[design.v]
module ctrl(
        input                   clk,
        input                   reset,
        input                   init_en_2,
        input                   init_done,
        input                   for_load_done,
        input                   for_done,
        input                   for_op_done,
        input                   back_load_done,
        input                   back_done,
        output reg              init_en,
        output reg              for_en,
        output reg              for_load_en,
        output reg              back_en,
        output reg              back_load_en,
        output reg              sti_rd,
        output reg              res_wr,
        output reg              res_rd
        );
        parameter IDLE = 3'b000,  INIT = 3'b001, LOAD = 3'b010, FOR = 3'b011, BACK = 3'b100;
        reg [2:0] cstate, nstate;
        always@(posedge clk)begin
                if(!reset)
                        cstate <= 3'b0;
                else
                        cstate <= nstate;
        end
        always@*begin
                case(cstate)
                        IDLE:begin
                                if(!reset) nstate = IDLE;
                                else nstate = INIT;
                        end
                        INIT:begin
                                if(init_done)
                                        nstate = LOAD;
                                else
                                        nstate = INIT;
                        end
                        LOAD:begin
                                if(for_load_done)
                                        nstate = FOR;
                                else if(back_load_done)
                                        nstate = BACK;
                                else
                                        nstate = LOAD;
                        end
                        FOR:begin
                                if(for_done)
                                        nstate = LOAD;
                                else
                                        nstate = FOR;
                        end
                        BACK:begin
                                if(back_done)
                                        nstate = LOAD;
                                else
                                        nstate = BACK;
                        end
                        default: nstate = IDLE;
                endcase
        end
        always@*begin
                case(cstate)
                        IDLE:begin
                                init_en = 1'b0;
                                for_load_en = 1'b0;
                                for_en = 1'b0;
                                back_load_en = 1'b0;
                                back_en = 1'b0;
                                sti_rd = 1'b0;
                                res_wr = 1'b0;
                                res_rd = 1'b0;
                        end
                        INIT:begin
                                init_en = 1'b1;
                                for_load_en = 1'b0;
                                for_en = 1'b0;
                                back_load_en = 1'b0;
                                back_en = 1'b0;
                                sti_rd = 1'b1;   
                                res_wr = init_en_2;
                                res_rd = 1'b0;
                        end
                        LOAD:begin
                                init_en = 1'b0;
                                for_load_en = (!for_op_done);
                                for_en = 1'b0;
                                back_load_en = for_op_done;
                                back_en = 1'b0;
                                sti_rd = 1'b0;
                                res_wr = 1'b0;
                                res_rd = 1'b1;
                        end
                        FOR:begin
                                init_en = 1'b0;
                                for_load_en = 1'b1;
                                for_en = 1'b1;
                                back_load_en = 1'b0;
                                back_en = 1'b0;
                                sti_rd = 1'b0;
                                res_wr = 1'b1;
                                res_rd = 1'b0;
                        end
                        BACK:begin
                                init_en = 1'b0;
                                for_load_en = 1'b0;
                                for_en = 1'b0;
                                back_load_en = 1'b1;
                                back_en = 1'b1;
                                sti_rd = 1'b0;
                                res_wr = 1'b1;
                                res_rd = 1'b0;
                        end
                        default:begin
                                init_en = 1'b0;
                                for_load_en = 1'b0;
                                for_en = 1'b0;
                                back_load_en = 1'b0;
                                back_en = 1'b0;
                                sti_rd = 1'b0;
                                res_wr = 1'b0;
                                res_rd = 1'b0;
                        end
                endcase
        end
endmodule
module init(
        input                   clk,
        input                   reset,
        input                   init_en,
        input                   for_en,
        output  reg             init_en_2,
        output                  init_done,
        output  reg     [9:0]   sti_addr ,
        input           [15:0]  sti_di,
        output  reg     [13:0]  res_addr_init ,
        output  reg     [7:0]   res_do_init
        );
        reg [9:0]       cnt_sti;   
        reg [3:0]       cnt_ini;   
        reg [13:0]      cnt_res;   
        reg [7:0]       sti_tmp15;
        wire [9:0]      sti_addr_tmp;
        assign  init_done = (cnt_res == 14'h3FFF);
        always@(posedge clk)begin
                if(!reset)
                        cnt_ini <= 4'd15;
                else if(init_en)
                        cnt_ini <= cnt_ini - 1;   
        end
        always@(posedge clk)begin
                if(!reset)
                        cnt_sti <= 10'b0;
                else if(init_en && (cnt_ini == 4'd0))
                        cnt_sti <= cnt_sti + 1;
        end
        always@*begin
                if(init_en)
                        sti_addr = cnt_sti;
                else
                        sti_addr = 10'd0;
        end
        always@(posedge clk)begin
                if(init_en)
                        sti_tmp15 <= {6'b0, sti_di[0]};
        end
        always@(posedge clk)begin
                init_en_2 <= init_en;
        end
        always@(posedge clk)begin
                if(!reset)
                        cnt_res <= 14'b0;
                else if(init_en_2)
                        cnt_res <= cnt_res + 1;
        end
        always@*begin
                res_addr_init = cnt_res;
        end
        assign sti_addr_tmp = cnt_ini+1;
        always@*begin
                if(init_en_2)begin
                        if(cnt_ini == 4'hF)
                                res_do_init = 8'h00 | sti_tmp15;   
                        else
                                res_do_init = 8'h00 | {7'b0, sti_di[sti_addr_tmp]};   
                end
                else
                        res_do_init = 8'h00;
        end
endmodule
module forward(
        input                   clk,
        input                   reset,
        input                   for_load_en,
        input                   for_en,
        output                  for_load_done,
        output                  for_done,
        output  reg             for_op_done,
        output  reg     [13:0]  res_addr_for,
        output  reg     [7:0]   res_do_for,
        input           [7:0]   res_di
        );
        reg [13:0]      cur;    
        reg [2:0]       cnt_for;   
        reg [7:0]       pixel_tmp[4:0];
        reg [7:0]      min_tmp0, min_tmp1, for_out;
        assign pass = (cur[6:0] == 7'b0) || (cur[6:0] == 7'h7F) || (cur>= 14'h3F80) || (for_load_en && (cnt_for == 3'd0) && (res_di == 8'd0));
        assign for_load_done = (cnt_for == 4'd4);
        assign for_done = (cnt_for == 3'd5);
        always@(posedge clk)begin
                if(!reset)
                        cur <= 14'd128;   
                else if(pass ||(for_load_en && for_done))
                        cur <= cur + 1;
        end
        always@(posedge clk)begin
                if(!reset)
                        cnt_for <= 3'd0;
                else if(pass || (cnt_for == 3'd6))   
                        cnt_for <= 3'd0;
                else if((!pass) && for_load_en && (!for_op_done))
                        cnt_for <= cnt_for + 1;
        end
        always@(posedge clk)begin
                if(!reset)
                        for_op_done <= 1'b0;
                else if(for_load_en && (cur == 14'h3FFF))
                        for_op_done <= 1'b1;   
        end
        always@*begin
                case(cnt_for)
                        3'd0: res_addr_for = cur;
                        3'd1: res_addr_for = cur - 14'd129;
                        3'd2: res_addr_for = cur - 14'd128;
                        3'd3: res_addr_for = cur - 14'd127;
                        3'd4: res_addr_for = cur - 14'd1;
                        3'd5: res_addr_for = cur;   
                        default: res_addr_for = 14'd0;
                endcase
        end
        always@(posedge clk)begin
                if(!reset)begin
                        pixel_tmp[0] <= 8'hFF;
                        pixel_tmp[1] <= 8'hFF;
                        pixel_tmp[2] <= 8'hFF;
                        pixel_tmp[3] <= 8'hFF;
                        pixel_tmp[4] <= 8'hFF;
                end
                else if(  for_load_en && (!for_op_done))begin
                        pixel_tmp[cnt_for] <= res_di;
                end
        end
        always@*begin
                if(cnt_for == 3'd5)begin
                        min_tmp0 = (pixel_tmp[1] <= pixel_tmp[2])? pixel_tmp[1] : pixel_tmp[2];
                        min_tmp1 = (pixel_tmp[3] <= pixel_tmp[4])? pixel_tmp[3] : pixel_tmp[4];
                        for_out = (min_tmp0 <= min_tmp1)? min_tmp0+1 : min_tmp1+1;
                end
                else begin
                        min_tmp0 = 7'd0;
                        min_tmp1 = 7'd0;
                        for_out = 7'd0;
                end
        end
        always@*begin
                if(cnt_for >= 3'd5)
                        res_do_for = for_out;
                else
                        res_do_for = 7'd0;
        end
endmodule
module backward(
        input                   clk,
        input                   reset,
        input                   back_load_en,
        input                   back_en,
        output                  back_load_done,
        output                  back_done,
        output                  done,
        output  reg     [13:0]  res_addr_back,
        output  reg     [7:0]   res_do_back,
        input           [7:0]   res_di
        );
        reg [13:0]      cur;    
        reg [2:0]       cnt_back;   
        reg [7:0]       pixel_tmp[4:0];
        reg             back_op_done;
        reg [7:0]      min_tmp0, min_tmp1, min_tmp2, back_out;
        assign pass = (cur[6:0] == 7'b0) || (cur[6:0] == 7'h7F);
        assign back_load_done = (cnt_back == 4'd4);
        assign back_done = (cnt_back == 3'd5);
        assign done = back_op_done;
        always@(posedge clk)begin
                if(!reset)
                        cur <= 14'h3F7E;   
                else if(pass || (back_load_en && back_done))
                        cur <= cur - 1;
        end
        always@(posedge clk)begin
                if(!reset)
                        cnt_back <= 3'd0;
                else if(pass || (cnt_back == 3'd6))
                        cnt_back <= 3'd0;
                else if((!pass) && back_load_en && (!back_op_done))
                        cnt_back <= cnt_back + 1;
        end
        always@(posedge clk)begin
                if(!reset)
                        back_op_done <= 1'b0;
                else if(cur == 14'h0001)
                        back_op_done <= 1'b1;
        end
        always@*begin
                case(cnt_back)
                        3'd0: res_addr_back = cur;
                        3'd1: res_addr_back = cur + 1;
                        3'd2: res_addr_back = cur + 127;
                        3'd3: res_addr_back = cur + 128;
                        3'd4: res_addr_back = cur + 129;
                        3'd5: res_addr_back = cur;   
                        default: res_addr_back = 14'd0;
                endcase
        end
        always@(posedge clk)begin
                if(!reset)begin
                        pixel_tmp[0] <= 8'hFF;
                        pixel_tmp[1] <= 8'hFF;
                        pixel_tmp[2] <= 8'hFF;
                        pixel_tmp[3] <= 8'hFF;
                        pixel_tmp[4] <= 8'hFF;
                end
                else if(back_load_en && (!back_op_done))
                        pixel_tmp[cnt_back] <= res_di;
        end
        always@*begin
                if(cnt_back == 3'd5)begin
                        min_tmp0 = (pixel_tmp[0] <= (pixel_tmp[1]+1))? pixel_tmp[0] : (pixel_tmp[1] + 1);
                        min_tmp1 = ((pixel_tmp[2]+1) <= (pixel_tmp[3]+1))? (pixel_tmp[2]+1) : (pixel_tmp[3]+1);
                        min_tmp2 = ((pixel_tmp[4]+1) <= min_tmp1)? (pixel_tmp[4]+1) : min_tmp1;
                        back_out = (min_tmp0 <= min_tmp2)? min_tmp0 : min_tmp2;
                end
                else begin
                        min_tmp0 = 7'd0;
                        min_tmp1 = 7'd0;
                        min_tmp2 = 7'd0;
                        back_out = 7'd0;
                end
        end
        always@*begin
                if(cnt_back >= 3'd5)
                        res_do_back = back_out;
                else
                        res_do_back = 7'd0;
        end
endmodule
module DT(
        input                   clk,
        input                   reset,
        output                  done,
        output                  sti_rd,
        output  [9:0]           sti_addr,
        input   [15:0]          sti_di,
        output                  res_wr,
        output                  res_rd,
        output  reg [13:0]      res_addr,
        output  reg [7:0]       res_do,
        input   [7:0]           res_di
        );
        wire [7:0] res_do_init, res_do_for, res_do_back;
        wire [13:0] res_addr_init, res_addr_for, res_addr_back;
        wire init_en, init_en_2, load_en, for_load_en, for_en, back_load_en, back_en;
        wire init_done, for_load_done, back_load_done, for_done, for_op_done, back_done;
        always@*begin
                case({init_en_2, for_en, back_en})
                        3'b100: res_do = res_do_init;
                        3'b010: res_do = res_do_for;
                        3'b001: res_do = res_do_back;
                        default:res_do = 8'd0;
                endcase
        end
        always@*begin
                case({init_en_2, for_load_en, back_load_en})
                        3'b100: res_addr = res_addr_init;
                        3'b010: res_addr = res_addr_for;
                        3'b001: res_addr = res_addr_back;
                        default:res_addr = 14'b0;
                endcase
        end
        init u_init(.clk(clk),
                    .reset(reset),
                    .init_en(init_en),
                    .for_en(for_en),
                    .init_done(init_done),
                    .init_en_2(init_en_2),
                    .sti_addr(sti_addr),
                    .sti_di(sti_di),
                    .res_addr_init(res_addr_init),
                    .res_do_init(res_do_init)
                    );
        forward u_for(.clk(clk),
                      .reset(reset),
                      .for_load_en(for_load_en),
                      .for_en(for_en),
                      .for_load_done(for_load_done),
                      .for_done(for_done),
                      .for_op_done(for_op_done),
                      .res_addr_for(res_addr_for),
                      .res_do_for(res_do_for),
                      .res_di(res_di)
                      );
        backward u_back(.clk(clk),
                        .reset(reset),
                        .back_load_en(back_load_en),
                        .back_en(back_en),
                        .back_load_done(back_load_done),
                        .back_done(back_done),
                        .done(done),
                        .res_addr_back(res_addr_back),
                        .res_do_back(res_do_back),
                        .res_di(res_di)
                        );
        ctrl u_ctrl(.clk(clk),
                    .reset(reset),
                    .init_en_2(init_en_2),
                    .init_done(init_done),
                    .for_load_done(for_load_done),
                    .for_done(for_done),
                    .for_op_done(for_op_done),
                    .back_load_done(back_load_done),
                    .back_done(back_done),
                    .init_en(init_en),
                    .for_en(for_en),
                    .for_load_en(for_load_en),
                    .back_en(back_en),
                    .back_load_en(back_load_en),
                    .sti_rd(sti_rd),
                    .res_wr(res_wr),
                    .res_rd(res_rd)
                    );
endmodule
[constraint.sdc]
create_clock -name core_clock -period 9.0 [get_ports {clk}]
set_input_delay 1.8000 -clock core_clock [delete_from_list [all_inputs] [get_ports {clk}]]
set_output_delay 1.8000 -clock core_clock [all_outputs]
set_load 0.01 [all_outputs]
[config.mk]
export PLATFORM = sky130hd
export DESIGN_NAME = DT
export DESIGN_NICKNAME = DT
export VERILOG_FILES = /design/flow/design.v
export SDC_FILE = /design/flow/constraint.sdc
export NUM_CORES = 4
export LEC_CHECK = 0
export ABC_AREA = 1
export CAP_MARGIN = 20
export CORE_ASPECT_RATIO = 0.5
export CORE_MARGIN = 2
export CORE_UTILIZATION = 53
export CTS_CLUSTER_DIAMETER = 288
export CTS_CLUSTER_SIZE = 100
export GPL_ROUTABILITY_DRIVEN = 1
export PLACE_DENSITY = 0.39
export SETUP_SLACK_MARGIN = 2.63
export SLEW_MARGIN = 20
export TNS_END_PERCENT = 20
[run.sh]
#!/bin/bash
# the make line also repeats each setting of config.mk as NAME=value (left out here)
make -C /OpenROAD-flow-scripts/flow DESIGN_CONFIG=/design/flow/config.mk WORK_HOME=/design/flow/orfs CLKGATE_MAP_FILE= finish
==> metrics.csv, run 1 <==
metric;value;unit
synthToLayoutAreaGrowth;18.1;%
crit_path_start_kind;flip-flop;
power.static_leakage;0.00600;µW
antenna_violating_nets_post_route;0;
aoi_share;12.3;%
final_nets;1814;
detailed_place_hpwl;23400;µm
placedInstanceArea;12300;µm²
htree_num_levels;4;
synth_flops;143;
yosysMostFrequentCell;sky130_fd_sc_hd__nand2_1;
timing.slew.headroom;29.8;%
setup_viol;0;
worstReg2RegEnd;u_for.pixel_tmp[1][5];
path_clk_slew;60;ps
logic_family;simple AND/OR/NAND/NOR gates;
timing.hold.worst_path_depth;2;
hold_viol;0;
power.share.combinational;12.2;%
pwr.group.clock;695;µW
syn_area;11400;µm²
tightest_slew;1050;ps
synth.largest_area_cell;sky130_fd_sc_hd__edfxtp_1;
remaining_drc_errors;0;
p_sw_share;27.1;%
reg2reg_setup_slack;6390;ps
timing.final.max_slew_violations;0;
cts_tree;yes;
first_global_vias;10400;
timing.critical_path.slowest_cell_delay;450;ps
end_kind;output port;
synth-warning-count;7;
finalClockPeriodUsage;80.0;%
critical_path.max_fanout;8;
post_synth_most_frequent_cells;sky130_fd_sc_hd__nand2_1, sky130_fd_sc_hd__inv_1, sky130_fd_sc_hd__nand3_1;
synth.cellmix.xorXnorShare;2.46;%
synthFlopType;sky130_fd_sc_hd__edfxtp_1;
yosys.area.top_type_share;19.2;%
switching_power;434;µW
number_of_enable_type_register_cells_in_the_synthesized_netlist;73;
drtPass1Iterations;5;
critical_path.startpoint;u_back.pixel_tmp[2][1];
placement.io_buffers;61;
whs;454;ps
path_class;reg2out;
finalCriticalPeriod;7200;ps
drtIter0Drc;868;
min_delay_worst_endpoint;u_ctrl.cstate[3];
nFillCells;1894;
worst_setup_path_endpoint;res_do[2];
clock_power_share;43.5;%
numCtsBuffers;17;
setup_total_negative_slack;0;ps
flop_area;3590;µm²
total_power;1600;µW
grt_max_degree;44;
total_detailed_routing_wirelength;31500;µm
top_power_group;sequential cells;
hold_path_startpoint;u_ctrl.cstate[0];
max_cap_violations;0;
yosys-stat-area;11400;µm²
yosys.area_share.simple;33.7;%
cpLargestDelayFamily;simple AND/OR/NAND/NOR gates;
via_count;11000;
adder_share;11.3;%
cts_root_buffer;sky130_fd_sc_hd__clkbuf_16;
cp.arrival;5400;ps
cells_after_synth;1591;
path_common_cell;sky130_fd_sc_hd__nand2_1;
gr_ovfl_total;0;
min_path_type;reg2reg;
rsz_0062_raised_after_global_routing;yes;
logic_area;7220;µm²
cts_buffer_depth;2;
wl_per_cell;16.0;µm
detail_route.antenna_diodes;0;
power.density;119;nW/µm²
synthMuxAreaShare;0;%
reg2regPathDepth;7;
cp.buffers_inverters;4;
ys_async_sr_fraction;0;%
die_width;211;µm
core;20800;µm²
worstSetupPathDepth;33;
design_area;13500;µm²
routability_congestion_estimate_from_global_placement;0.915;
synthesis.area_per_instance;7.16;µm²
r2r_start;u_ctrl.cstate[2];
antenna_found_initial;0;
max_freq;139;MHz
chipHeight;108;µm
floorplan.io_pins;62;
finClkSkew;9.77;ps
clock_latency;430;ps
cts_hold_repair.buffers;0;
comb-power;195;µW
route.detailed.vias_per_inst;5.56;
max-vdd-ir-drop;0.125;mV
wire_length_of_the_first_global_routing_pass;51200;µm
yosys-stat-cells;1591;
globalRouteTotalUtil;28.6;%
ys_types;64;
seqPwrFrac;44.3;%
pwr.group.sequential;709;µW
required;7200;ps
synth-seq-area-share;31.5;%
internal_power;1170;µW
fp-utilization;54.7;%
critical-path-slowest-cell;sky130_fd_sc_hd__edfxtp_1;
yosys-top-cells-area;sky130_fd_sc_hd__edfxtp_1, sky130_fd_sc_hd__nand2_1, sky130_fd_sc_hd__dfxtp_1;
num_rows;37;
synthesis.nets;1719;
warning_count;44;
outcome;finished clean;
fp.dieArea;22800;µm²
cts_num_sinks;143;
==> cell type report <==
| type | count | share of cell area [%] |
|---|---|---|
| tap | 273 | 2.54 |
| sequential | 143 | 26.7 |
| timing repair buffer | 97 | 6.39 |
| multi-input combinational | 1193 | 53.6 |
| clock buffer | 18 | 3.19 |
| inverter | 234 | 6.53 |
| clock inverter | 14 | 1.04 |
==> per-stage QoR <==
step | setup WS [ps] | cells | utilization (%)
3_5_place_dp | 1670 | 1907 | 59.0
2_1_floorplan | 2640 | 1591 | -
5_1_grt | 1400 | 1972 | 64.6
3_3_place_gp | 1780 | 1907 | 59.0
6_report | 1800 | 1972 | 64.6
4_1_cts | 2030 | 1972 | 64.5
==> timing repair <==
action,in CTS,in global routing
endpoints found under the setup margin,8,8
gates cloned,2,0
setup buffers,31,0
pin swaps,46,3
resized,108,4
==> routing by layer <==
layer  wire length (µm)  part of all wire (%)  vias up  GRT usage [%]
met3               2010                   6.4       47           4.87
met1              14800                    47     5083           39.3
met5                  0                     0        -              0
li1                   -                     -     5503              -
met2              14200                    45      326           46.2
met4                522                   1.7        0           8.85
==> run 2, diff against run 1 <==
- ABC_AREA: 1 -> not set
- CORE_ASPECT_RATIO: 0.5 -> not set
- CORE_UTILIZATION: 53 -> 40
- CTS_CLUSTER_DIAMETER: 288 -> not set
- CTS_CLUSTER_SIZE: 100 -> not set
- GPL_ROUTABILITY_DRIVEN: 1 -> not set
- PLACE_DENSITY: 0.39 -> not set
- SETUP_SLACK_MARGIN: 2.63 -> -0.05
- TNS_END_PERCENT: 20 -> not set
- clock period: 9.0 -> 8.62 ns (I/O delays scaled with it)
==> metrics.csv, run 2 <==
metric;value;unit
outcome;finished clean;
critical_path.max_fanout;10;
path_clk_slew;60;ps
reg2regPathDepth;11;
worstSetupPathDepth;30;
hold_path_startpoint;u_ctrl.cstate[0];
min_path_type;reg2reg;
gr_ovfl_total;0;
detailed_place_hpwl;19700;µm
cp.arrival;6610;ps
finalClockPeriodUsage;96.6;%
core;26200;µm²
critical_path.startpoint;u_back.pixel_tmp[2][0];
max_freq;120;MHz
yosys.area.top_type_share;20.4;%
floorplan.io_pins;62;
number_of_enable_type_register_cells_in_the_synthesized_netlist;73;
synth.largest_area_cell;sky130_fd_sc_hd__edfxtp_1;
detailroute.wirelength.met3;644;µm
path_common_cell;sky130_fd_sc_hd__ha_1;
seqPwrFrac;42.3;%
comb-power;259;µW
clock_latency;420;ps
crit_path_start_kind;flip-flop;
timing.critical_path.slowest_cell_delay;520;ps
route.detailed.vias_per_inst;5.42;
syn_area;10700;µm²
grt_max_degree;47;
setup_viol;0;
cts_root_buffer;sky130_fd_sc_hd__clkbuf_16;
ys_types;87;
min_delay_worst_endpoint;u_ctrl.cstate[3];
synthFlopType;sky130_fd_sc_hd__edfxtp_1;
timing.final.max_slew_violations;0;
max-vdd-ir-drop;0.139;mV
synthMuxAreaShare;4.59;%
power.density;143;nW/µm²
internal_power;1290;µW
synth.cellmix.xorXnorShare;7.23;%
ys_async_sr_fraction;0;%
first_global_vias;8454;
yosysMostFrequentCell;sky130_fd_sc_hd__nand2_1;
cts_num_sinks;143;
die_width;168;µm
drtPass1Iterations;5;
globalRouteTotalUtil;18.9;%
path_class;reg2out;
place_worst_setup_slack;474;ps
cells_after_synth;1210;
clock_power_share;43.0;%
p_sw_share;26.6;%
finalCriticalPeriod;8330;ps
remaining_drc_errors;0;
synthToLayoutAreaGrowth;14.6;%
timing.slew.headroom;31.9;%
logic_family;simple AND/OR/NAND/NOR gates;
wl_per_cell;16.4;µm
top_power_group;the clock network;
chipHeight;168;µm
tightest_slew;1020;ps
cpLargestDelayFamily;AND-OR/OR-AND gates;
antenna_violating_nets_post_route;0;
numCtsBuffers;17;
fp.dieArea;28200;µm²
worst_setup_path_endpoint;res_do[0];
hold_viol;0;
maxUsedRoutingLayer;met4;
pwr.group.sequential;744;µW
antenna_found_initial;0;
cts_buffer_depth;2;
yosys-top-cells-area;sky130_fd_sc_hd__edfxtp_1, sky130_fd_sc_hd__dfxtp_1, sky130_fd_sc_hd__ha_1;
warning_count;40;
synth_flops;143;
met2WireLength;12400;µm
routability_congestion_estimate_from_global_placement;0.912;
aoi_share;15.3;%
cts_hold_repair.buffers;0;
reg2reg_setup_slack;5890;ps
cp.buffers_inverters;4;
finalWorstSetupSlack;289;ps
whs;446;ps
yosys-stat-area;10700;µm²
synth-seq-area-share;33.4;%
placement.io_buffers;61;
pwr.group.clock;755;µW
adder_share;12.0;%
wire_length_of_the_first_global_routing_pass;43200;µm
synthesis.nets;1338;
synthesis.area_per_instance;8.88;µm²
via_count;8714;
setup_total_negative_slack;0;ps
htree_num_levels;4;
total_detailed_routing_wirelength;26300;µm
yosys.area_share.simple;23.0;%
num_rows;59;
finClkSkew;11.5;ps
end_kind;output port;
required;6900;ps
r2r_start;u_for.cnt_for[0];
synth-warning-count;7;
final_nets;1388;
power.static_leakage;0.00489;µW
post_synth_most_frequent_cells;sky130_fd_sc_hd__nand2_1, sky130_fd_sc_hd__ha_1, sky130_fd_sc_hd__nor2_1;
timing.hold.worst_path_depth;2;
wl_met1;12800;µm
fp-utilization;41.0;%
max_cap_violations;0;
detail_route.antenna_diodes;0;
cts_tree;yes;
critical-path-slowest-cell;sky130_fd_sc_hd__clkdlybuf4s50_1;
power.share.combinational;14.7;%
yosys-stat-cells;1210;
worstReg2RegEnd;u_for.cur[11];
switching_power;467;µW
drtIter0Drc;590;
==> run 2: repair_timing <==
item                                    in CTS  in global routing
resized                                      0                  6
setup buffers                                0                  4
endpoints found under the setup margin       0                  8
==> run 2: through the flow <==
| stage | util (%) | std cells | total power [µW] | instance area, µm² |
|---|---|---|---|---|
| 3_3_place_gp | 44.5 | 1572 | 1010 | 11700 |
| 4_1_cts | 46.7 | 1603 | 1770 | 12200 |
| 5_1_grt | 47.0 | 1607 | 1830 | 12300 |
| 6_report | 47.0 | 1607 | 1760 | 12300 |
| 2_1_floorplan | - | 1210 | 942 | 10700 |
| 3_5_place_dp | 44.5 | 1572 | 1020 | 11700 |
==> run 2: layout make-up <==
class	count	area, µm²
fill	2508	13900
multi-input combinational	945	6690
sequential	143	3590
timing repair buffer	72	706
clock buffer	18	429
tap	335	419
inverter	81	304
clock inverter	13	166
==> run 2: layer usage <==
metal,vias to the layer above,GRT usage (%)
met2,145,31.4
li1,4442,-
met3,33,2.70
met1,4094,25.7
met5,-,0
met4,0,5.67
==> run 3, diff against run 2 <==
- CORE_UTILIZATION: 40 -> 72
- CTS_CLUSTER_DIAMETER: not set -> 396
- SETUP_SLACK_MARGIN: -0.05 -> 1.15
- clock period: 8.62 -> 3.85 ns (I/O delays scaled with it)
==> metrics.csv, run 3 <==
metric;value;unit
placedInstanceArea;13100;µm²
yosys-top-cells-area;sky130_fd_sc_hd__edfxtp_1, sky130_fd_sc_hd__dfxtp_1, sky130_fd_sc_hd__ha_1;
die_width;126;µm
synth-seq-area-share;33.4;%
synth.largest_area_cell;sky130_fd_sc_hd__edfxtp_1;
ys_async_sr_fraction;0;%
chipHeight;126;µm
yosys.area_share.simple;23.0;%
synth-warning-count;7;
aoi_share;15.3;%
haltStage;clock tree synthesis (4_1_cts);
synthesis.nets;1338;
fp.dieArea;15900;µm²
outcome;did not finish;
yosys-stat-cells;1210;
ys_types;87;
synthFlopType;sky130_fd_sc_hd__edfxtp_1;
fp-utilization;73.9;%
syn_area;10700;µm²
post_synth_most_frequent_cells;sky130_fd_sc_hd__nand2_1, sky130_fd_sc_hd__ha_1, sky130_fd_sc_hd__nor2_1;
yosys.area.top_type_share;20.4;%
error;[ERROR DPL-0038] Utilization greater than 100%, impossible to legalize;
number_of_enable_type_register_cells_in_the_synthesized_netlist;73;
synthMuxAreaShare;4.59;%
synthesis.area_per_instance;8.88;µm²
num_rows;44;
synth.cellmix.xorXnorShare;7.23;%
core;14500;µm²
routability_congestion_estimate_from_global_placement;0.917;
adder_share;12.0;%
logic_family;simple AND/OR/NAND/NOR gates;
yosysMostFrequentCell;sky130_fd_sc_hd__nand2_1;
floorplan.io_pins;62;
yosys-stat-area;10700;µm²
cells_after_synth;1210;
placement.io_buffers;61;
synth_flops;143;
detailed_place_hpwl;23200;µm
placed_cells_incl_taps;1605;
## run 3: stage by stage
step | worst slack, ps | util [%]
floorplan | -1850 | -
global placement | -2370 | 90.2
detailed placement | -2660 | 90.2
==> run 4, diff against run 3 <==
- ABC_AREA: not set -> 1
- CORE_UTILIZATION: 72 -> 66
- CTS_CLUSTER_DIAMETER: 396 -> 40
- CTS_CLUSTER_SIZE: not set -> 72
- SETUP_SLACK_MARGIN: 1.15 -> 1.6
- clock period: 3.85 -> 6.23 ns (I/O delays scaled with it)
==> metrics.csv, run 4 <==
metric;value;unit
min_path_type;reg2reg;
internal_power;1770;µW
crit_path_start_kind;flip-flop;
yosys.area_share.simple;33.7;%
synth-warning-count;7;
cells_after_synth;1591;
die_width;135;µm
cp.arrival;7240;ps
power.static_leakage;0.00643;µW
antenna_found_initial;1;
worstReg2RegEnd;u_for.pixel_tmp[1][5];
top_power_group;the clock network;
grt_max_degree;44;
routability_congestion_estimate_from_global_placement;0.935;
synth.cellmix.xorXnorShare;2.46;%
warning_count;45;
r2r_start;u_ctrl.cstate[2];
max_cap_violations;0;
route.detailed.vias_per_inst;6.41;
comb-power;286;µW
rsz_0062_raised_after_global_routing;yes;
synth.largest_area_cell;sky130_fd_sc_hd__edfxtp_1;
cts_hold_repair.buffers;0;
pwr.group.sequential;1030;µW
violatedChecks;setup timing;
timing.slew.headroom;37.3;%
synthesis.nets;1719;
worstSetupPathDepth;33;
placement.io_buffers;61;
finClkSkew;7.91;ps
timing.hold.worst_path_depth;2;
outcome;complete, but fails checks;
yosys-stat-cells;1591;
num_rows;48;
ys_types;64;
power.share.combinational;11.9;%
required;4980;ps
cts_buffer_depth;2;
min_delay_worst_endpoint;u_ctrl.cstate[3];
path_common_cell;sky130_fd_sc_hd__nand2_2;
final_nets;1865;
hold_viol;0;
core;17100;µm²
critical_path.max_fanout;8;
finalCriticalPeriod;8480;ps
reg2reg_setup_slack;3710;ps
yosys.area.top_type_share;19.2;%
antenna_violating_nets_post_route;0;
drtPass1Iterations;12;
cpLargestDelayFamily;simple AND/OR/NAND/NOR gates;
wire_length_of_the_first_global_routing_pass;57700;µm
reg2regPathDepth;7;
floorplan.io_pins;62;
power.density;168;nW/µm²
yosysMostFrequentCell;sky130_fd_sc_hd__nand2_1;
numCtsBuffers;17;
critical_path.startpoint;u_back.pixel_tmp[2][1];
logic_family;simple AND/OR/NAND/NOR gates;
fp-utilization;66.6;%
tightest_slew;935;ps
cts_num_sinks;143;
synthMuxAreaShare;0;%
clock_latency;440;ps
globalRouteTotalUtil;40.2;%
first_global_vias;11300;
cts_root_buffer;sky130_fd_sc_hd__clkbuf_16;
number_of_enable_type_register_cells_in_the_synthesized_netlist;73;
aoi_share;12.3;%
gr_ovfl_total;0;
path_clk_slew;60;ps
ys_async_sr_fraction;0;%
adder_share;11.3;%
clock_power_share;45.7;%
drtIter0Drc;1790;
synthFlopType;sky130_fd_sc_hd__edfxtp_1;
syn_area;11400;µm²
synth-seq-area-share;31.5;%
max_freq;118;MHz
whs;458;ps
switching_power;639;µW
setup_viol;8;
synth_flops;143;
via_count;12700;
htree_num_levels;4;
finalWorstSetupSlack;-2250;ps
finalClockPeriodUsage;136;%
yosys-top-cells-area;sky130_fd_sc_hd__edfxtp_1, sky130_fd_sc_hd__nand2_1, sky130_fd_sc_hd__dfxtp_1;
timing.critical_path.slowest_cell_delay;550;ps
yosys-stat-area;11400;µm²
critical-path-slowest-cell;sky130_fd_sc_hd__nor3_2;
seqPwrFrac;42.5;%
wl_per_cell;22.3;µm
placed_cells_incl_taps;1882;
synthesis.area_per_instance;7.16;µm²
synthToLayoutAreaGrowth;25.9;%
fp.dieArea;18300;µm²
timing.final.max_slew_violations;0;
worst_setup_path_endpoint;res_do[3];
cts_tree;yes;
path_class;reg2out;
cp.buffers_inverters;7;
detailed_place_hpwl;22400;µm
layout.cells.non_filler;1977;
pwr.group.clock;1100;µW
max-vdd-ir-drop;0.184;mV
total_detailed_routing_wirelength;44100;µm
remaining_drc_errors;0;
chipHeight;135;µm
p_sw_share;26.5;%
end_kind;output port;
hold_path_startpoint;u_ctrl.cstate[0];
post_synth_most_frequent_cells;sky130_fd_sc_hd__nand2_1, sky130_fd_sc_hd__inv_1, sky130_fd_sc_hd__nand3_1;
[run 4: layout make-up]
class / count / area [µm²]
Antenna cell: 2 / 5.00
Clock buffer: 19 / 433
Clock inverter: 13 / 189
Fill cell: 1009 / 2760
Inverter: 234 / 897
Multi-Input combinational cell: 1194 / 7660
Sequential cell: 143 / 3600
Tap cell: 225 / 282
Timing Repair Buffer: 147 / 1280
[run 4: per-stage QoR]
step                setup TNS [ps]  utilization (%)  power (µW)  instance area, µm²  setup slack [ps]
global placement                 0             72.8        1300               12500              17.9
detailed placement           -1490             72.8        1310               12500              -196
global route                -16250             83.8        2480               14400             -2260
floorplan                        0                -        1230               11500               531
CTS                          -1240             81.5        2390               13900              -164
finish                      -17150             83.9        2410               14400             -2250
[run 4: what timing repair did]
item,in CTS,in global routing
pin swaps,67,35
gates resized,147,86
cloned,3,0
setup endpoints to repair,19,19
endpoints found under the hold margin,0,0
buffers inserted,44,14
[run 4: routing by layer]
metal | GRT usage [%] | routed length [µm] | vias up
li1 | - | - | 5612
met1 | 49.2 | 15200 | 5713
met2 | 65.2 | 18400 | 925
met3 | 12.2 | 6030 | 406
met4 | 18.7 | 4120 | 12
met5 | 0 | 338 | -
==> run 5, diff against run 4 <==
- ABC_AREA: 1 -> not set
- CAP_MARGIN: 20 -> 25
- CELL_PAD_IN_SITES_GLOBAL_PLACEMENT: not set -> 0
- CORE_ASPECT_RATIO: not set -> 1.15
- CORE_MARGIN: 2 -> 3
- CORE_UTILIZATION: 66 -> 40
- CTS_CLUSTER_DIAMETER: 40 -> not set
- CTS_CLUSTER_SIZE: 72 -> 65
- GPL_ROUTABILITY_DRIVEN: not set -> 0
- PLACE_DENSITY_LB_ADDON: not set -> 0.26
- SETUP_SLACK_MARGIN: 1.6 -> -0.78
- TNS_END_PERCENT: not set -> 50
- clock period: 6.23 -> 9.0 ns (I/O delays scaled with it)
==> metrics.csv, run 5 <==
metric;value;unit
outcome;finished clean;
cts_tree;yes;
synthMuxAreaShare;4.59;%
yosys.area_share.simple;23.0;%
pwr.group.clock;722;µW
worst_setup_path_endpoint;res_do[2];
cts_root_buffer;sky130_fd_sc_hd__clkbuf_16;
finClkSkew;8.93;ps
ys_types;87;
power.share.combinational;14.4;%
core;26100;µm²
globalRouteTotalUtil;17.8;%
chipHeight;182;µm
min_path_type;reg2reg;
synthFlopType;sky130_fd_sc_hd__edfxtp_1;
worstReg2RegEnd;u_for.pixel_tmp[2][0];
drtPass1Iterations;5;
critical-path-slowest-cell;sky130_fd_sc_hd__clkdlybuf4s50_1;
num_rows;63;
yosys-top-cells-area;sky130_fd_sc_hd__edfxtp_1, sky130_fd_sc_hd__dfxtp_1, sky130_fd_sc_hd__ha_1;
via_count;8704;
numCtsBuffers;17;
placement.io_buffers;61;
post-cts-setup-buffers;0;
number_of_enable_type_register_cells_in_the_synthesized_netlist;73;
critical_path.max_fanout;10;
switching_power;440;µW
clock_latency;430;ps
antenna_found_initial;0;
seqPwrFrac;42.5;%
max-vdd-ir-drop;0.131;mV
power.density;136;nW/µm²
pwr.group.sequential;713;µW
fp-utilization;41.2;%
wl_per_cell;15.9;µm
comb-power;241;µW
cts_buffer_depth;2;
worstSetupPathDepth;29;
tightest_slew;999;ps
power.static_leakage;0.00486;µW
reg2reg_setup_slack;6190;ps
post_synth_most_frequent_cells;sky130_fd_sc_hd__nand2_1, sky130_fd_sc_hd__ha_1, sky130_fd_sc_hd__nor2_1;
utilization_after_layout;47.1;%
cpLargestDelayFamily;AND-OR/OR-AND gates;
max_cap_violations;0;
nFillCells;2506;
floorplan.io_pins;62;
internal_power;1240;µW
yosys-stat-cells;1210;
finalCriticalPeriod;8590;ps
adder_share;12.0;%
detail_route.antenna_diodes;0;
antenna_violating_nets_post_route;0;
yosysMostFrequentCell;sky130_fd_sc_hd__nand2_1;
critical_path.startpoint;u_back.pixel_tmp[2][0];
ys_async_sr_fraction;0;%
cells_after_synth;1210;
ctsResizeCount;0;
synth-warning-count;7;
placedInstanceArea;11700;µm²
cts_hold_repair.buffers;0;
synthToLayoutAreaGrowth;14.3;%
remaining_drc_errors;0;
die_width;159;µm
detailed_place_hpwl;19800;µm
path_clk_slew;60;ps
synth-seq-area-share;33.4;%
gr_ovfl_total;0;
grt_max_degree;47;
cp.arrival;6790;ps
max_freq;116;MHz
cts_num_sinks;143;
timing.slew.headroom;33.1;%
synth.cellmix.xorXnorShare;7.23;%
timing.hold.worst_path_depth;2;
finalClockPeriodUsage;95.4;%
fp.dieArea;28900;µm²
p_sw_share;26.3;%
reg2regPathDepth;7;
crit_path_start_kind;flip-flop;
r2r_start;u_ctrl.cstate[2];
cp.buffers_inverters;3;
first_global_vias;8437;
clock_power_share;43.1;%
top_power_group;the clock network;
synthesis.area_per_instance;8.88;µm²
synthesis.nets;1338;
synth.largest_area_cell;sky130_fd_sc_hd__edfxtp_1;
setup_viol;0;
logic_family;simple AND/OR/NAND/NOR gates;
final_nets;1385;
required;7200;ps
hold_viol;0;
hold_path_startpoint;u_ctrl.cstate[0];
htree_num_levels;4;
yosys.area.top_type_share;20.4;%
synth_flops;143;
aoi_share;15.3;%
drtIter0Drc;405;
design_area;12300;µm²
route.detailed.vias_per_inst;5.35;
timing.critical_path.slowest_cell_delay;580;ps
wire_length_of_the_first_global_routing_pass;42000;µm
end_kind;output port;
syn_area;10700;µm²
path_class;reg2out;
yosys-stat-area;10700;µm²
min_delay_worst_endpoint;u_ctrl.cstate[3];
timing.final.max_slew_violations;0;
total_detailed_routing_wirelength;25800;µm
warning_count;40;
## run 5: through the flow
step / hold WS, ps / instances / setup TNS, ps / power [µW] / setup WS (ps)
6_report: 444 / 1627 / 0 / 1680 / 410
5_1_grt: 485 / 1627 / -1550 / 1750 / -275
4_1_cts: 449 / 1627 / 0 / 1690 / 409
3_5_place_dp: 433 / 1595 / 0 / 969 / 878
3_3_place_gp: 426 / 1595 / 0 / 968 / 1050
2_1_floorplan: 413 / 1210 / 0 / 902 / 1960
## run 5: layer usage
layer / global-route usage (%) / routed length (µm)
met5: 0 / 0
met4: 5.78 / 542
met3: 2.99 / 811
met2: 32.0 / 12900
met1: 21.8 / 11600
## run 5: cell type report
cell class	instances	area [µm²]	area share, %
Multi-Input combinational cell	945	6670	54.3
Timing Repair Buffer	69	671	5.46
Tap cell	357	447	3.64
Clock buffer	18	429	3.49
Inverter	81	304	2.48
Sequential cell	143	3590	29.3
Clock inverter	14	165	1.34
==> run 6, diff against run 5 <==
- ABC_AREA: not set -> 1
- CAP_MARGIN: 25 -> 20
- CELL_PAD_IN_SITES_GLOBAL_PLACEMENT: 0 -> not set
- CORE_ASPECT_RATIO: 1.15 -> not set
- CORE_MARGIN: 3 -> 2
- CORE_UTILIZATION: 40 -> 72
- CTS_CLUSTER_SIZE: 65 -> 24
- GPL_ROUTABILITY_DRIVEN: 0 -> not set
- PLACE_DENSITY: not set -> 0.37
- PLACE_DENSITY_LB_ADDON: 0.26 -> not set
- SETUP_SLACK_MARGIN: -0.78 -> not set
- TNS_END_PERCENT: 50 -> not set
- clock period: 9.0 -> 6.73 ns (I/O delays scaled with it)
==> metrics.csv, run 6 <==
metric;value;unit
outcome;did not finish;
haltStage;global routing (5_1_grt);
synth_flops;143;
placement.io_buffers;61;
syn_area;11400;µm²
placedInstanceArea;12200;µm²
logic_family;simple AND/OR/NAND/NOR gates;
synthesis.area_per_instance;7.16;µm²
synthMuxAreaShare;0;%
adder_share;11.3;%
number_of_enable_type_register_cells_in_the_synthesized_netlist;73;
synth.cellmix.xorXnorShare;2.46;%
core;15300;µm²
yosys.area_share.simple;33.7;%
numCtsBuffers;17;
floorplan.io_pins;62;
detailed_place_hpwl;22200;µm
yosys-stat-area;11400;µm²
cells_after_synth;1591;
cts_num_sinks;143;
yosys-stat-cells;1591;
die_width;130;µm
ys_async_sr_fraction;0;%
yosysMostFrequentCell;sky130_fd_sc_hd__nand2_1;
yosys-top-cells-area;sky130_fd_sc_hd__edfxtp_1, sky130_fd_sc_hd__nand2_1, sky130_fd_sc_hd__dfxtp_1;
htree_num_levels;4;
synth-warning-count;7;
synthesis.nets;1719;
synthFlopType;sky130_fd_sc_hd__edfxtp_1;
cts_buffer_depth;2;
yosys.area.top_type_share;19.2;%
fp-utilization;74.4;%
fp.dieArea;16900;µm²
num_rows;45;
ys_types;64;
cts_root_buffer;sky130_fd_sc_hd__clkbuf_16;
aoi_share;12.3;%
routability_congestion_estimate_from_global_placement;0.936;
synth.largest_area_cell;sky130_fd_sc_hd__edfxtp_1;
placed_cells_incl_taps;1847;
chipHeight;130;µm
synth-seq-area-share;31.5;%
post_synth_most_frequent_cells;sky130_fd_sc_hd__nand2_1, sky130_fd_sc_hd__inv_1, sky130_fd_sc_hd__nand3_1;
## run 6: metrics by stage
stage	setup TNS, ps	setup slack [ps]
4_1_cts	0	9.51
3_5_place_dp	-324	-57.9
3_3_place_gp	0	142
2_1_floorplan	0	609
## run 6: repair_timing
item / CTS
hold buffers: 0
cloned: 2
gates resized: 49
setup buffers: 6
pin swaps: 10
setup endpoints to repair: 8
==> run 7, diff against run 6 <==
- ABC_AREA: 1 -> not set
- CELL_PAD_IN_SITES_DETAIL_PLACEMENT: not set -> 0
- CORE_UTILIZATION: 72 -> 27
- CTS_CLUSTER_SIZE: 24 -> 83
- GPL_ROUTABILITY_DRIVEN: not set -> 0
- GPL_TIMING_DRIVEN: not set -> 1
- MAX_ROUTING_LAYER: not set -> met5
- MIN_ROUTING_LAYER: not set -> met1
- PLACE_DENSITY: 0.37 -> not set
- PLACE_DENSITY_LB_ADDON: not set -> 0.04
- clock period: 6.73 -> 8.31 ns (I/O delays scaled with it)
==> metrics.csv, run 7 <==
metric;value;unit
adder_share;12.0;%
synthesis.nets;1338;
cts_root_buffer;sky130_fd_sc_hd__clkbuf_16;
finClkSkew;12.9;ps
number_of_enable_type_register_cells_in_the_synthesized_netlist;73;
synth_flops;143;
timing.critical_path.slowest_cell_delay;560;ps
synth-seq-area-share;33.4;%
tightest_slew;1040;ps
worstSetupPathDepth;31;
drtPass1Iterations;5;
max-vdd-ir-drop;0.124;mV
logic_family;simple AND/OR/NAND/NOR gates;
yosys-stat-cells;1210;
remaining_drc_errors;0;
required;6650;ps
path_class;reg2out;
power.static_leakage;0.00497;µW
cts_buffer_depth;2;
top_power_group;sequential cells;
path_common_cell;sky130_fd_sc_hd__o21a_1;
worst_setup_path_endpoint;res_do[2];
seqPwrFrac;42.7;%
cells_after_synth;1210;
htree_num_levels;4;
critical_path.max_fanout;10;
synthesis.area_per_instance;8.88;µm²
final_nets;1399;
path_clk_slew;60;ps
timing.slew.headroom;30.5;%
r2r_start;u_ctrl.cstate[3];
aoi_share;15.3;%
end_kind;output port;
syn_area;10700;µm²
max_freq;126;MHz
power.share.combinational;15.1;%
clock_latency;440;ps
placement.io_buffers;61;
globalRouteTotalUtil;15.2;%
critical-path-slowest-cell;sky130_fd_sc_hd__clkdlybuf4s50_1;
antenna_violating_nets_post_route;0;
chipHeight;204;µm
timing.hold.worst_path_depth;2;
yosysMostFrequentCell;sky130_fd_sc_hd__nand2_1;
crit_path_start_kind;flip-flop;
synthToLayoutAreaGrowth;18.0;%
die_width;204;µm
wire_length_of_the_first_global_routing_pass;48800;µm
utilization_after_layout;32.1;%
synth.largest_area_cell;sky130_fd_sc_hd__edfxtp_1;
power.density;143;nW/µm²
gr_ovfl_total;0;
worstReg2RegEnd;u_init.cnt_sti[9];
ys_async_sr_fraction;0;%
fp.dieArea;41400;µm²
detailed_place_hpwl;23300;µm
reg2regPathDepth;6;
yosys.area.top_type_share;20.4;%
fp-utilization;27.2;%
nFillCells;4137;
floorplan.io_pins;62;
detail_route.antenna_diodes;0;
hold_viol;0;
total_detailed_routing_wirelength;30600;µm
via_count;8639;
cts_hold_repair.buffers;0;
p_sw_share;27.8;%
synth-warning-count;7;
first_global_vias;8498;
switching_power;503;µW
internal_power;1310;µW
yosys-stat-area;10700;µm²
post_synth_most_frequent_cells;sky130_fd_sc_hd__nand2_1, sky130_fd_sc_hd__ha_1, sky130_fd_sc_hd__nor2_1;
synthMuxAreaShare;4.59;%
grt_max_degree;47;
antenna_found_initial;0;
timing.final.max_slew_violations;0;
reg2reg_setup_slack;5560;ps
drtIter0Drc;305;
wl_per_cell;16.9;µm
yosys-top-cells-area;sky130_fd_sc_hd__edfxtp_1, sky130_fd_sc_hd__dfxtp_1, sky130_fd_sc_hd__ha_1;
comb-power;273;µW
outcome;finished clean;
finalClockPeriodUsage;95.6;%
synth.cellmix.xorXnorShare;7.23;%
warning_count;40;
num_rows;73;
pwr.group.clock;766;µW
min_path_type;reg2reg;
cts_num_sinks;143;
pwr.group.sequential;774;µW
cpLargestDelayFamily;AND-OR/OR-AND gates;
cp.arrival;6280;ps
numCtsBuffers;17;
finalCriticalPeriod;7940;ps
cts_tree;yes;
max_cap_violations;0;
critical_path.startpoint;u_back.pixel_tmp[2][0];
synthFlopType;sky130_fd_sc_hd__edfxtp_1;
hold_path_startpoint;u_ctrl.cstate[0];
min_delay_worst_endpoint;u_ctrl.cstate[3];
ys_types;87;
yosys.area_share.simple;23.0;%
core;39500;µm²
cp.buffers_inverters;4;
setup_viol;0;
route.detailed.vias_per_inst;4.78;
clock_power_share;42.3;%
total_power;1810;µW
==> run 7: timing repair <==
item	CTS	global route
endpoints found under the setup margin	8	8
pin swaps	1	3
buffers inserted	3	9
resized	3	18
==> run 7: final cells by class <==
class                   count  area (µm²)  share of cell area (%)
multi-input cells         945        6770                    53.4
flip-flops and latches    143        3590                    28.3
repair buffers             83         782                    6.17
well taps                 525         657                    5.18
clock buffers              19         433                    3.41
inverters                  81         304                    2.40
clock inverters            13         140                    1.11
==> run 7: layer usage <==
layer,vias to the layer above,global-route usage (%),wire (µm)
li1,4459,-,-
met1,4052,21.4,15600
met2,96,23.8,13800
met3,32,2.00,624
met4,0,4.93,575
met5,-,0,0
==> run 7: stage by stage <==
| stage | hold slack, ps | cells | TNS (ps) | setup WS, ps | area, µm² |
|---|---|---|---|---|---|
| floorplan | 413 | 1210 | 0 | 1410 | 10700 |
| global placement | 424 | 1765 | 0 | 349 | 11900 |
| detailed placement | 433 | 1765 | 0 | 227 | 11900 |
| CTS | 454 | 1800 | 0 | 23.6 | 12500 |
| global route | 496 | 1809 | -27.4 | -19.6 | 12700 |
| finish | 450 | 1809 | 0 | 369 | 12700 |
==> run 8, diff against run 7 <==
- ABC_AREA: not set -> 1
- CELL_PAD_IN_SITES_DETAIL_PLACEMENT: 0 -> not set
- CELL_PAD_IN_SITES_GLOBAL_PLACEMENT: not set -> 0
- CORE_UTILIZATION: 27 -> 67
- CTS_CLUSTER_SIZE: 83 -> 57
- GPL_ROUTABILITY_DRIVEN: 0 -> not set
- HOLD_SLACK_MARGIN: not set -> 0.16
- MAX_ROUTING_LAYER: met5 -> met4
- MIN_ROUTING_LAYER: met1 -> not set
- PLACE_DENSITY_LB_ADDON: 0.04 -> not set
- SETUP_SLACK_MARGIN: not set -> -0.15
- SLEW_MARGIN: 20 -> 10
- TNS_END_PERCENT: not set -> 20
- clock period: 8.31 -> 6.07 ns (I/O delays scaled with it)
==> metrics.csv, run 8 <==
metric;value;unit
ys_async_sr_fraction;0;%
numCtsBuffers;17;
number_of_enable_type_register_cells_in_the_synthesized_netlist;73;
pwr.group.sequential;1050;µW
cpLargestDelayFamily;simple AND/OR/NAND/NOR gates;
cells_after_synth;1591;
power.static_leakage;0.00630;µW
seqPwrFrac;43.7;%
path_common_cell;sky130_fd_sc_hd__nand2_1;
synthMuxAreaShare;0;%
tightest_slew;968;ps
grt_max_degree;36;
timing.hold.worst_path_depth;2;
yosys-stat-area;11400;µm²
path_clk_slew;60;ps
fp-utilization;68.7;%
chipHeight;134;µm
synthFlopType;sky130_fd_sc_hd__edfxtp_1;
total_detailed_routing_wirelength;36800;µm
timing.critical_path.slowest_cell_delay;480;ps
htree_num_levels;4;
top_power_group;the clock network;
placement.io_buffers;61;
aoi_share;12.3;%
hold_viol;0;
power.density;172;nW/µm²
yosys-stat-cells;1591;
synth.cellmix.xorXnorShare;2.46;%
pwr.group.clock;1070;µW
worst_setup_path_endpoint;res_do[1];
route.detailed.vias_per_inst;6.10;
clock_power_share;44.5;%
r2r_start;u_ctrl.cstate[2];
reg2reg_setup_slack;3580;ps
antenna_violating_nets_post_route;0;
end_kind;output port;
logic_family;simple AND/OR/NAND/NOR gates;
violatedChecks;setup timing;
cp.arrival;6490;ps
syn_area;11400;µm²
timing.slew.headroom;35.2;%
detailed_place_hpwl;22600;µm
min_path_type;reg2reg;
synthesis.nets;1719;
remaining_drc_errors;0;
drtPass1Iterations;9;
core;16600;µm²
synthToLayoutAreaGrowth;22.7;%
min_delay_worst_endpoint;u_ctrl.cstate[3];
critical_path.max_fanout;8;
cts_num_sinks;143;
warning_count;44;
finalWorstSetupSlack;-1640;ps
final_nets;1869;
finalCriticalPeriod;7710;ps
max-vdd-ir-drop;0.147;mV
setup_total_negative_slack;-12760;ps
wire_length_of_the_first_global_routing_pass;51200;µm
finClkSkew;7.53;ps
yosys.area.top_type_share;19.2;%
yosysMostFrequentCell;sky130_fd_sc_hd__nand2_1;
num_rows;47;
ys_types;64;
cts_root_buffer;sky130_fd_sc_hd__clkbuf_16;
cts_tree;yes;
critical_path.startpoint;u_back.pixel_tmp[3][0];
via_count;12100;
worstSetupPathDepth;41;
antenna_found_initial;2;
adder_share;11.3;%
floorplan.io_pins;62;
hold_path_startpoint;u_ctrl.cstate[0];
outcome;complete, but fails checks;
clock_latency;440;ps
synth-seq-area-share;31.5;%
die_width;134;µm
gr_ovfl_total;0;
setup_viol;8;
synth_flops;143;
switching_power;636;µW
max_cap_violations;0;
path_class;reg2out;
critical-path-slowest-cell;sky130_fd_sc_hd__ha_1;
rsz_0062_raised_after_global_routing;yes;
post_synth_most_frequent_cells;sky130_fd_sc_hd__nand2_1, sky130_fd_sc_hd__inv_1, sky130_fd_sc_hd__nand3_1;
finalClockPeriodUsage;127;%
wl_per_cell;18.6;µm
yosys.area_share.simple;33.7;%
fp.dieArea;18100;µm²
yosys-top-cells-area;sky130_fd_sc_hd__edfxtp_1, sky130_fd_sc_hd__nand2_1, sky130_fd_sc_hd__dfxtp_1;
globalRouteTotalUtil;36.2;%
p_sw_share;26.4;%
internal_power;1770;µW
cts_buffer_depth;2;
synth-warning-count;7;
drtIter0Drc;1450;
power.share.combinational;11.7;%
max_freq;130;MHz
first_global_vias;10900;
total_power;2400;µW
reg2regPathDepth;7;
synth.largest_area_cell;sky130_fd_sc_hd__edfxtp_1;
comb-power;282;µW
worstReg2RegEnd;u_for.pixel_tmp[1][6];
cp.buffers_inverters;10;
crit_path_start_kind;flip-flop;
required;4860;ps
routability_congestion_estimate_from_global_placement;0.957;
timing.final.max_slew_violations;0;
synthesis.area_per_instance;7.16;µm²
-- run 8: layout make-up --
cell class / instances / area, µm²
diodes: 2 / 5.00
clock buffers: 18 / 429
clock inverters: 14 / 164
fillers: 1009 / 2590
inverters: 234 / 883
multi-input cells: 1191 / 7300
flip-flops and latches: 143 / 3590
well taps: 220 / 275
repair buffers: 154 / 1340
-- run 8: per-stage QoR --
step	hold slack, ps	cell area [µm²]	instances	setup WS [ps]	utilization, %
after floorplan	413	11400	1591	81.2	-
after global placement	420	12700	1916	-244	76.4
after detailed placement	427	12700	1916	-459	76.4
after CTS	472	13600	1954	-301	81.9
after global routing	501	14000	1976	-1820	84.4
final	482	14000	1976	-1640	84.4
-- run 8: layer usage --
metal  vias up  routed length, µm  track usage, %  share of wire, %
li1       5613                  -               -                 -
met1      5534              13900            43.7                38
met2       691              17300            60.7                47
met3       212               3360            5.93               9.1
met4         0               2270            14.3               6.2
met5         -                  0               -                 0
-- run 8: repair_timing --
item / 4_1_cts / 5_1_grt
gates resized: 98 / 50
hold buffers: 0 / 0
pin swaps: 37 / 48
setup buffers: 7 / 18
setup endpoints to repair: 8 / 8
==> run 9, diff against run 8 <==
- CELL_PAD_IN_SITES_GLOBAL_PLACEMENT: 0 -> not set
- CORE_UTILIZATION: 67 -> 72
- CTS_CLUSTER_SIZE: 57 -> not set
- GPL_TIMING_DRIVEN: 1 -> not set
- HOLD_SLACK_MARGIN: 0.16 -> 0.29
- MAX_ROUTING_LAYER: met4 -> not set
- SETUP_SLACK_MARGIN: -0.15 -> not set
- SLEW_MARGIN: 10 -> 20
- TNS_END_PERCENT: 20 -> 5
- clock period: 6.07 -> 5.24 ns (I/O delays scaled with it)
==> metrics.csv, run 9 <==
metric;value;unit
placedInstanceArea;12700;µm²
adder_share;11.3;%
floorplan.io_pins;62;
cts_hold_repair.buffers;0;
cts_buffer_depth;2;
fp-utilization;74.4;%
synth.largest_area_cell;sky130_fd_sc_hd__edfxtp_1;
synthesis.nets;1719;
yosys.area_share.simple;33.7;%
logic_family;simple AND/OR/NAND/NOR gates;
synth-seq-area-share;31.5;%
ys_async_sr_fraction;0;%
outcome;did not finish;
htree_num_levels;4;
die_width;130;µm
synth-warning-count;7;
cts_num_sinks;143;
placement.io_buffers;61;
yosys.area.top_type_share;19.2;%
yosysMostFrequentCell;sky130_fd_sc_hd__nand2_1;
syn_area;11400;µm²
globalRouteTotalUtil;80.8;%
numCtsBuffers;17;
synth_flops;143;
core;15300;µm²
detailed_place_hpwl;23600;µm
fp.dieArea;16900;µm²
cts_root_buffer;sky130_fd_sc_hd__clkbuf_16;
aoi_share;12.3;%
yosys-stat-area;11400;µm²
placed_cells_incl_taps;1907;
number_of_enable_type_register_cells_in_the_synthesized_netlist;73;
synthesis.area_per_instance;7.16;µm²
cells_after_synth;1591;
haltStage;global routing (5_1_grt);
yosys-top-cells-area;sky130_fd_sc_hd__edfxtp_1, sky130_fd_sc_hd__nand2_1, sky130_fd_sc_hd__dfxtp_1;
post_synth_most_frequent_cells;sky130_fd_sc_hd__nand2_1, sky130_fd_sc_hd__inv_1, sky130_fd_sc_hd__nand3_1;
yosys-stat-cells;1591;
routability_congestion_estimate_from_global_placement;0.953;
synthFlopType;sky130_fd_sc_hd__edfxtp_1;
gr_ovfl_total;71;
ys_types;64;
synth.cellmix.xorXnorShare;2.46;%
place_worst_setup_slack;-1020;ps
chipHeight;130;µm
error;[ERROR GRT-0232] Routing congestion too high. Check the congestion heatmap in the GUI.;
num_rows;45;
synthMuxAreaShare;0;%
==> run 9: repair_timing <==
action                                  CTS
pin swaps                                40
cloned                                    0
buffers inserted                         43
gates resized                            99
endpoints found under the setup margin    8
==> run 9: metal layers <==
layer,global-route usage [%],GRT overflow
met1,79.8,2
met2,94.1,38
met3,71.5,7
met4,77.9,24
met5,44.4,0
==> run 9: metrics by stage <==
| stage | total power (µW) | util (%) |
|---|---|---|
| 2_1_floorplan | 1470 | - |
| 3_3_place_gp | 1550 | 83.2 |
| 3_5_place_dp | 1560 | 83.2 |
| 4_1_cts | 2840 | 91.1 |
==> run 10, diff against run 9 <==
- ABC_AREA: 1 -> not set
- CELL_PAD_IN_SITES_GLOBAL_PLACEMENT: not set -> 0
- CORE_MARGIN: 2 -> 10
- CORE_UTILIZATION: 72 -> 59
- GPL_TIMING_DRIVEN: not set -> 1
- HOLD_SLACK_MARGIN: 0.29 -> 0.16
- MAX_ROUTING_LAYER: not set -> met4
- SETUP_SLACK_MARGIN: not set -> -0.52
- SLEW_MARGIN: 20 -> 10
- TNS_END_PERCENT: 5 -> 20
- clock period: 5.24 -> 5.28 ns (I/O delays scaled with it)
==> metrics.csv, run 10 <==
metric;value;unit
outcome;complete, but fails checks;
violatedChecks;setup timing;
synthesis.nets;1338;
rsz_0062_raised_after_global_routing;yes;
drtPass1Iterations;5;
path_class;reg2out;
yosys-top-cells-area;sky130_fd_sc_hd__edfxtp_1, sky130_fd_sc_hd__dfxtp_1, sky130_fd_sc_hd__ha_1;
synth-warning-count;7;
max-vdd-ir-drop;0.195;mV
total_detailed_routing_wirelength;27000;µm
clock_latency;410;ps
die_width;155;µm
routability_congestion_estimate_from_global_placement;0.930;
aoi_share;15.3;%
first_global_vias;9113;
fp-utilization;59.8;%
worstReg2RegEnd;u_for.pixel_tmp[2][4];
tightest_slew;1030;ps
seqPwrFrac;42.8;%
final_nets;1523;
synth-seq-area-share;33.4;%
drtIter0Drc;705;
detail_route.antenna_diodes;0;
fp.dieArea;24000;µm²
cts_root_buffer;sky130_fd_sc_hd__clkbuf_16;
cts_tree;yes;
route.detailed.vias_per_inst;5.73;
number_of_enable_type_register_cells_in_the_synthesized_netlist;73;
yosys-stat-area;10700;µm²
timing.hold.worst_path_depth;2;
syn_area;10700;µm²
max_cap_violations;0;
path_clk_slew;60;ps
adder_share;12.0;%
cp.buffers_inverters;3;
timing.final.max_slew_violations;0;
power.density;211;nW/µm²
wire_length_of_the_first_global_routing_pass;44500;µm
comb-power;413;µW
synthesis.area_per_instance;8.88;µm²
via_count;9371;
reg2regPathDepth;7;
numCtsBuffers;17;
htree_num_levels;4;
switching_power;731;µW
path_common_cell;sky130_fd_sc_hd__o21a_1;
cpLargestDelayFamily;AND-OR/OR-AND gates;
critical_path.max_fanout;8;
antenna_found_initial;0;
synth.cellmix.xorXnorShare;7.23;%
cts_hold_repair.buffers;0;
floorplan.io_pins;62;
yosys.area.top_type_share;20.4;%
total_power;2840;µW
placed_cells_incl_taps;1598;
finClkSkew;8.29;ps
timing.slew.headroom;30.9;%
power.static_leakage;0.00561;µW
wl_per_cell;16.5;µm
worst_setup_path_endpoint;res_do[0];
cts_num_sinks;143;
num_rows;49;
clock_power_share;42.7;%
synthToLayoutAreaGrowth;24.9;%
p_sw_share;25.8;%
top_power_group;sequential cells;
gr_ovfl_total;0;
synthFlopType;sky130_fd_sc_hd__edfxtp_1;
ys_async_sr_fraction;0;%
critical_path.startpoint;u_back.pixel_tmp[2][0];
finalWorstSetupSlack;-1460;ps
hold_path_startpoint;u_ctrl.cstate[0];
min_path_type;reg2reg;
setup_viol;10;
min_delay_worst_endpoint;u_ctrl.cstate[3];
crit_path_start_kind;flip-flop;
core;18000;µm²
post_synth_most_frequent_cells;sky130_fd_sc_hd__nand2_1, sky130_fd_sc_hd__ha_1, sky130_fd_sc_hd__nor2_1;
chipHeight;155;µm
synthMuxAreaShare;4.59;%
detailed_place_hpwl;20400;µm
antenna_violating_nets_post_route;0;
critical-path-slowest-cell;sky130_fd_sc_hd__edfxtp_1;
cp.arrival;5680;ps
placement.io_buffers;61;
max_freq;148;MHz
hold_viol;0;
warning_count;45;
worstSetupPathDepth;27;
reg2reg_setup_slack;2350;ps
synth.largest_area_cell;sky130_fd_sc_hd__edfxtp_1;
yosys-stat-cells;1210;
ys_types;87;
power.share.combinational;14.5;%
globalRouteTotalUtil;22.6;%
finalCriticalPeriod;6740;ps
logic_family;simple AND/OR/NAND/NOR gates;
grt_max_degree;47;
r2r_start;u_ctrl.cstate[2];
required;4220;ps
cts_buffer_depth;2;
internal_power;2110;µW
synth_flops;143;
cells_after_synth;1210;
timing.critical_path.slowest_cell_delay;460;ps
yosysMostFrequentCell;sky130_fd_sc_hd__nand2_1;
remaining_drc_errors;0;
finalClockPeriodUsage;128;%
pwr.group.clock;1210;µW
layout.cells.non_filler;1636;
pwr.group.sequential;1210;µW
utilization_after_layout;74.7;%
end_kind;output port;
yosys.area_share.simple;23.0;%
==> run 10: per-layer routing <==
layer	GRT usage [%]	vias to the layer above	wire length, µm
li1	-	4715	-
met2	37.2	196	13200
met3	2.54	45	930
met4	6.21	0	444
met1	29.0	4415	12400
met5	-	-	0
==> run 10: area by class of cell <==
type                    instances  area (µm²)
clock buffers                  18         429
clock inverters                13         163
fillers                      1376        4540
inverters                      81         304
multi-input cells             945        6960
flip-flops and latches        143        3590
well taps                     229         287
repair buffers                207        1690
==> run 10: metrics by stage <==
stage          hold WS [ps]  setup TNS, ps  setup WS, ps  instance area [µm²]
2_1_floorplan           413          -5130          -706                10800
5_1_grt                 514         -15720         -1760                13400
3_3_place_gp            421          -9670         -1270                12600
3_5_place_dp            430         -10720         -1390                12600
6_report                471         -11240         -1460                13400
4_1_cts                 471         -11180         -1440                13300
==> run 10: timing repair <==
| action | in CTS | in global routing |
|---|---|---|
| gates cloned | 0 | 0 |
| buffers inserted | 5 | 3 |
| endpoints found under the setup margin | 8 | 8 |
| pin swaps | 22 | 24 |
| gates resized | 54 | 22 |
==> run 11, diff against run 10 <==
- ABC_AREA: not set -> 0
- CELL_PAD_IN_SITES_GLOBAL_PLACEMENT: 0 -> 1
- CORE_MARGIN: 10 -> 2
- CORE_UTILIZATION: 59 -> 53
- GPL_ROUTABILITY_DRIVEN: not set -> 0
- GPL_TIMING_DRIVEN: 1 -> not set
- HOLD_SLACK_MARGIN: 0.16 -> not set
- MAX_ROUTING_LAYER: met4 -> met5
- PLACE_DENSITY_LB_ADDON: not set -> 0.16
- SETUP_SLACK_MARGIN: -0.52 -> -0.0
- SLEW_MARGIN: 10 -> 5
- TNS_END_PERCENT: 20 -> 25
- clock period: 5.28 -> 9.22 ns (I/O delays scaled with it)
==> metrics.csv, run 11 <==
metric;value;unit
worstReg2RegEnd;u_for.pixel_tmp[2][5];
p_sw_share;27.9;%
fp.dieArea;21400;µm²
path_class;reg2out;
cts_root_buffer;sky130_fd_sc_hd__clkbuf_16;
post_synth_most_frequent_cells;sky130_fd_sc_hd__nand2_1, sky130_fd_sc_hd__ha_1, sky130_fd_sc_hd__nor2_1;
cts_tree;yes;
globalRouteTotalUtil;23.2;%
cts_buffer_depth;2;
pwr.group.sequential;696;µW
cp.arrival;6640;ps
post-cts-setup-buffers;0;
wl_per_cell;16.0;µm
detail_route.antenna_diodes;0;
timing.final.max_slew_violations;0;
yosys-stat-area;10700;µm²
path_common_cell;sky130_fd_sc_hd__ha_1;
ys_async_sr_fraction;0;%
rsz_0062_raised_after_global_routing;no;
layout.cells.non_filler;1540;
antenna_found_initial;0;
timing.critical_path.slowest_cell_delay;530;ps
yosys-top-cells-area;sky130_fd_sc_hd__edfxtp_1, sky130_fd_sc_hd__dfxtp_1, sky130_fd_sc_hd__ha_1;
end_kind;output port;
syn_area;10700;µm²
synthesis.area_per_instance;8.88;µm²
finalCriticalPeriod;8480;ps
finalClockPeriodUsage;92.0;%
yosys.area_share.simple;23.0;%
timing.hold.worst_path_depth;2;
max-vdd-ir-drop;0.142;mV
first_global_vias;8024;
synth-seq-area-share;33.4;%
chipHeight;146;µm
antenna_violating_nets_post_route;0;
max_freq;118;MHz
worst_setup_path_endpoint;res_do[0];
yosys.area.top_type_share;20.4;%
aoi_share;15.3;%
tightest_slew;1060;ps
grt_max_degree;47;
setup_viol;0;
wire_length_of_the_first_global_routing_pass;40500;µm
min_path_type;reg2reg;
drtPass1Iterations;5;
pwr.group.clock;686;µW
synth.largest_area_cell;sky130_fd_sc_hd__edfxtp_1;
switching_power;452;µW
logic_family;simple AND/OR/NAND/NOR gates;
hold_viol;0;
comb-power;235;µW
seqPwrFrac;43.1;%
cpLargestDelayFamily;AND-OR/OR-AND gates;
drtIter0Drc;591;
placed_cells_incl_taps;1508;
critical-path-slowest-cell;sky130_fd_sc_hd__clkdlybuf4s50_1;
worstSetupPathDepth;28;
power.share.combinational;14.5;%
cells_after_synth;1210;
synthToLayoutAreaGrowth;13.3;%
yosysMostFrequentCell;sky130_fd_sc_hd__nand2_1;
number_of_enable_type_register_cells_in_the_synthesized_netlist;73;
min_delay_worst_endpoint;u_ctrl.cstate[3];
reg2reg_setup_slack;6290;ps
synthesis.nets;1338;
yosys-stat-cells;1210;
r2r_start;u_ctrl.cstate[2];
core;20000;µm²
power.density;133;nW/µm²
htree_num_levels;4;
outcome;finished clean;
synth-warning-count;7;
reg2regPathDepth;7;
place_worst_setup_slack;1060;ps
synth.cellmix.xorXnorShare;7.23;%
path_clk_slew;70;ps
critical_path.max_fanout;10;
setup_total_negative_slack;0;ps
clock_latency;430;ps
ys_types;87;
total_detailed_routing_wirelength;24600;µm
fp-utilization;53.6;%
placement.io_buffers;61;
numCtsBuffers;17;
die_width;146;µm
cts_hold_repair.buffers;0;
floorplan.io_pins;62;
finalWorstSetupSlack;738;ps
num_rows;52;
ctsResizeCount;0;
max_cap_violations;0;
synthMuxAreaShare;4.59;%
warning_count;40;
synth_flops;143;
detailed_place_hpwl;18800;µm
gr_ovfl_total;0;
cp.buffers_inverters;3;
internal_power;1170;µW
final_nets;1385;
top_power_group;sequential cells;
remaining_drc_errors;0;
route.detailed.vias_per_inst;5.56;
power.static_leakage;0.00486;µW
finClkSkew;9.59;ps
synthFlopType;sky130_fd_sc_hd__edfxtp_1;
required;7380;ps
adder_share;12.0;%
clock_power_share;42.4;%
cts_num_sinks;143;
via_count;8564;
critical_path.startpoint;u_back.pixel_tmp[2][0];
crit_path_start_kind;flip-flop;
timing.slew.headroom;28.4;%
hold_path_startpoint;u_ctrl.cstate[0];
-- run 11: per-layer routing --
metal | wire [µm] | vias to the layer above | GRT usage (%)
met5 | 0 | - | 0
met4 | 311 | 0 | 5.44
met3 | 576 | 21 | 2.66
met2 | 11600 | 127 | 38.8
met1 | 12200 | 3962 | 32.5
li1 | - | 4454 | -
-- run 11: cell type report --
class | instances | area, µm²
clock buffers | 17 | 425
flip-flops and latches | 143 | 3590
clock inverters | 15 | 166
repair buffers | 69 | 671
well taps | 270 | 338
inverters | 81 | 304
fillers | 1807 | 7870
multi-input cells | 945 | 6680
-- run 11: through the flow --
step / instance area (µm²) / util (%) / hold slack, ps / power (µW)
after global placement: 11600 / 57.8 / 420 / 942
final: 12200 / 60.7 / 436 / 1620
after floorplan: 10700 / - / 413 / 880
after detailed placement: 11600 / 57.8 / 423 / 944
after global routing: 12200 / 60.7 / 484 / 1690
after CTS: 12200 / 60.7 / 439 / 1630
Power figures rest on the tool's default switching activity, not on a simulated workload.
